== run 1 ==
// axi4_slave
module axi4_slave #(
    parameter int          NUM_REGS   = 4     ,
    parameter integer      ID_WIDTH   = 4     ,
    parameter integer      ADDR_WIDTH = 32    ,
    parameter integer      DATA_WIDTH = 32    ,
    parameter logic [31:0] BASE_ADDR  = 32'h0
)(
    input  logic                     ACLK,
    input  logic                     ARESETN,
    input  logic [ID_WIDTH-1:0]       S_AXI_AWID     ,
    input  logic [ADDR_WIDTH-1:0]     S_AXI_AWADDR   ,
    input  logic [7:0]                S_AXI_AWLEN    ,
    input  logic [2:0]                S_AXI_AWSIZE   ,
    input  logic [1:0]                S_AXI_AWBURST  ,
    input  logic                      S_AXI_AWVALID  ,
    output logic                      S_AXI_AWREADY  ,
    input  logic [DATA_WIDTH-1:0]     S_AXI_WDATA    ,
    input  logic [(DATA_WIDTH/8)-1:0] S_AXI_WSTRB    ,
    input  logic                      S_AXI_WLAST    ,
    input  logic                      S_AXI_WVALID   ,
    output logic                      S_AXI_WREADY   ,
    output logic [ID_WIDTH-1:0]       S_AXI_BID      ,
    output logic [1:0]                S_AXI_BRESP    ,
    output logic                      S_AXI_BVALID   ,
    input  logic                      S_AXI_BREADY   ,
  ...
For scale: roughly 8000 cells after synthesis, ~280 flip-flops, ~190 I/O pins.
clock: 160.0 ns
lec_check: 0
cap_margin: 20
core_margin: 2
core_utilization: 65
cts_cluster_diameter: 345
max_routing_layer: met4
place_density: 0.6
slew_margin: 20
run.sh (not shown) runs the stock make flow with config.mk's settings and CLKGATE_MAP_FILE=.
#### Input delta (run 2 over run 1)
Settings: CTS_CLUSTER_DIAMETER now 378, was 345; CORE_UTILIZATION now 68, was 65; TNS_END_PERCENT now 5, previously not set; ABC_AREA now 1, previously not set; the clock period (ns, I/O delays scaled along) now 86.0, was 160.0.
==> results <==
Run 2: it failed with a tool error in global routing, so there are no final results. Summary of run 2 over run 1: global placer's final weighted congestion up about 5.5%; pre-placement core utilization climbed 2.7 points; synthesized netlist cell count higher.
Inputs modified between run 2 and run 3:
Settings: TNS_END_PERCENT removed (was 5); PLACE_DENSITY removed (was 0.6); CORE_UTILIZATION changed from 68 to 58; CTS_CLUSTER_DIAMETER removed (was 378); ABC_AREA removed (was 1); the clock period (ns, I/O delays scaled along) changed from 86.0 to 105.0.
==> comparison <==
Nothing crashed in run 3 and all stages finished; the problem is that the final layout failed, the offending checks being capacitance limit, slew limit, setup timing. The placement-stage cell area in run 3 sits about 10% below the value recorded for run 2. The higher die boundary width of run 2 and run 3 is in run 3. On die area, run 2 beats run 3. Dominant kind of combinational cell = AND-OR/OR-AND gates: run 3; dominant kind of combinational cell = simple AND/OR/NAND/NOR gates: run 2. In the flow results for run 2 and run 3, the cell total in the yosys stat output is larger on run 2. Measured against each other, run 2 and run 3 differ in share of synthesized area occupied by flip-flops and latches, the lower figure coming from run 2. Simple-gate share of the synthesized area down 11 points in run 3 wrt run 2. Run 3 against run 2: aoi/oai-family share of the synthesized area up 11 points; placed wire-length estimate down about 8%. In run 3 the number of cells upsized or downsized after cts turned out 138 lower than in run 2. Post-synthesis instance area in run 3 vs run 2: down 12%. Looking at area fraction in full adders, half adders and majority gates, run 3 sits 2.5 points higher than run 2 does.
Input-level comparison between run 4 and run 3:
Settings: MAX_ROUTING_LAYER no longer set, was met4; the clock period (ns, I/O delays scaled along) now 137.0, was 105.0.
==> comparison <==
Run 4 has completed all stages; timing, DRC and antenna checks passed.
Looking at number of cells traversed by the worst hold path, run 4 sits 1 higher than run 3 does.
Routed via count shrinks by more than 10% when moving from run 3 to run 4.
Run 4 ended with less worst hold margin than run 3.
Delta (run 4 minus run 3): met1 capacity usage during global routing now smaller, area growth from synthesis to layout now smaller.
On number of instances in the placed design: run 4 sits below run 3.
Run 4 vs run 3 — total length of routed wires dropped by more than 10%
In run 4 the post-route core utilization turned out 20 points lower than in run 3.

========
== indigo ==
Starting RTL as in the previous note.
export LEC_CHECK = 0
export CAP_MARGIN = 20
export CELL_PAD_IN_SITES_DETAIL_PLACEMENT = 2
export CELL_PAD_IN_SITES_GLOBAL_PLACEMENT = 1
export CORE_MARGIN = 2
export CORE_UTILIZATION = 40
export CTS_CLUSTER_DIAMETER = 386
export MAX_ROUTING_LAYER = met4
export PLACE_DENSITY = 0.43
export SETUP_SLACK_MARGIN = 5.0
export SLEW_MARGIN = 20
create_clock -name core_clock -period 200.0 [get_ports {ACLK}]
#### Input delta (cedar over indigo)
Settings: changing CORE_UTILIZATION from 40 to 58; setting TNS_END_PERCENT to 5 for the first time; removing CELL_PAD_IN_SITES_DETAIL_PLACEMENT (formerly 2); removing SETUP_SLACK_MARGIN (formerly 5.0); removing PLACE_DENSITY (formerly 0.43); removing CTS_CLUSTER_DIAMETER (formerly 386); setting ABC_AREA to 1 for the first time; removing CELL_PAD_IN_SITES_GLOBAL_PLACEMENT (formerly 1); changing the clock period (ns, I/O delays scaled along) from 200.0 to 93.5.
Notes after the runs:
Re remaining routing DRC violations: no difference whatsoever between indigo and cedar.
Going from indigo to cedar, maximum fanout along the worst path went down, cell depth of the worst flop-to-flop path shows an increase of 122, layout clock buffer count fell by 4.
Changes observed in cedar relative to indigo: die area fell by 22%, post-route cell area shows an increase of 17000 µm², setup slack has decreased.
> inputs changed (cedar -> nickel)
Settings: ABC_AREA removed (was 1); TNS_END_PERCENT removed (was 5); CORE_UTILIZATION changed from 58 to 12; PLACE_DENSITY newly set to 0.6; MAX_ROUTING_LAYER removed (was met4); the clock period (ns, I/O delays scaled along) changed from 93.5 to 275.0.
Findings:
Final area, nickel vs cedar: down by more than 10%. For nickel, the critical path endpoint was wr_wrap_end_latch[11]$_DFFE_PN0P_, unlike cedar, where it was rd_wrap_end_latch[11]$_SDFFCE_PN0P_.
Inputs modified between nickel and raven:
Settings: CORE_UTILIZATION: 12 -> 67; the clock period (ns, I/O delays scaled along): 275.0 -> 155.0.
[summary]
Layout overhead on the synthesized area: raven < nickel
Looking at period utilization, raven sits 32 points above nickel.
nickel → raven: final cell utilization of the core saw an increase; post-placement cell area saw a decrease; worst slack on hold paths saw an increase; total die size saw a decrease.
Compared with nickel, raven shows a least setup slack across all paths after layout that is 96.17 ns lower.
In terms of critical path depth, raven and nickel differ only marginally.
### raven -> willow
Settings: TNS_END_PERCENT now 15, previously not set; MAX_ROUTING_LAYER now met4, previously not set; CORE_UTILIZATION now 65, was 67; the clock period (ns, I/O delays scaled along) now 160.0, was 155.0.
### Flow results
Final cell count, willow vs raven: up slightly. Comparing raven against willow, there is no change at all in final-report setup violation count. The via count in willow was lower than what raven gave.
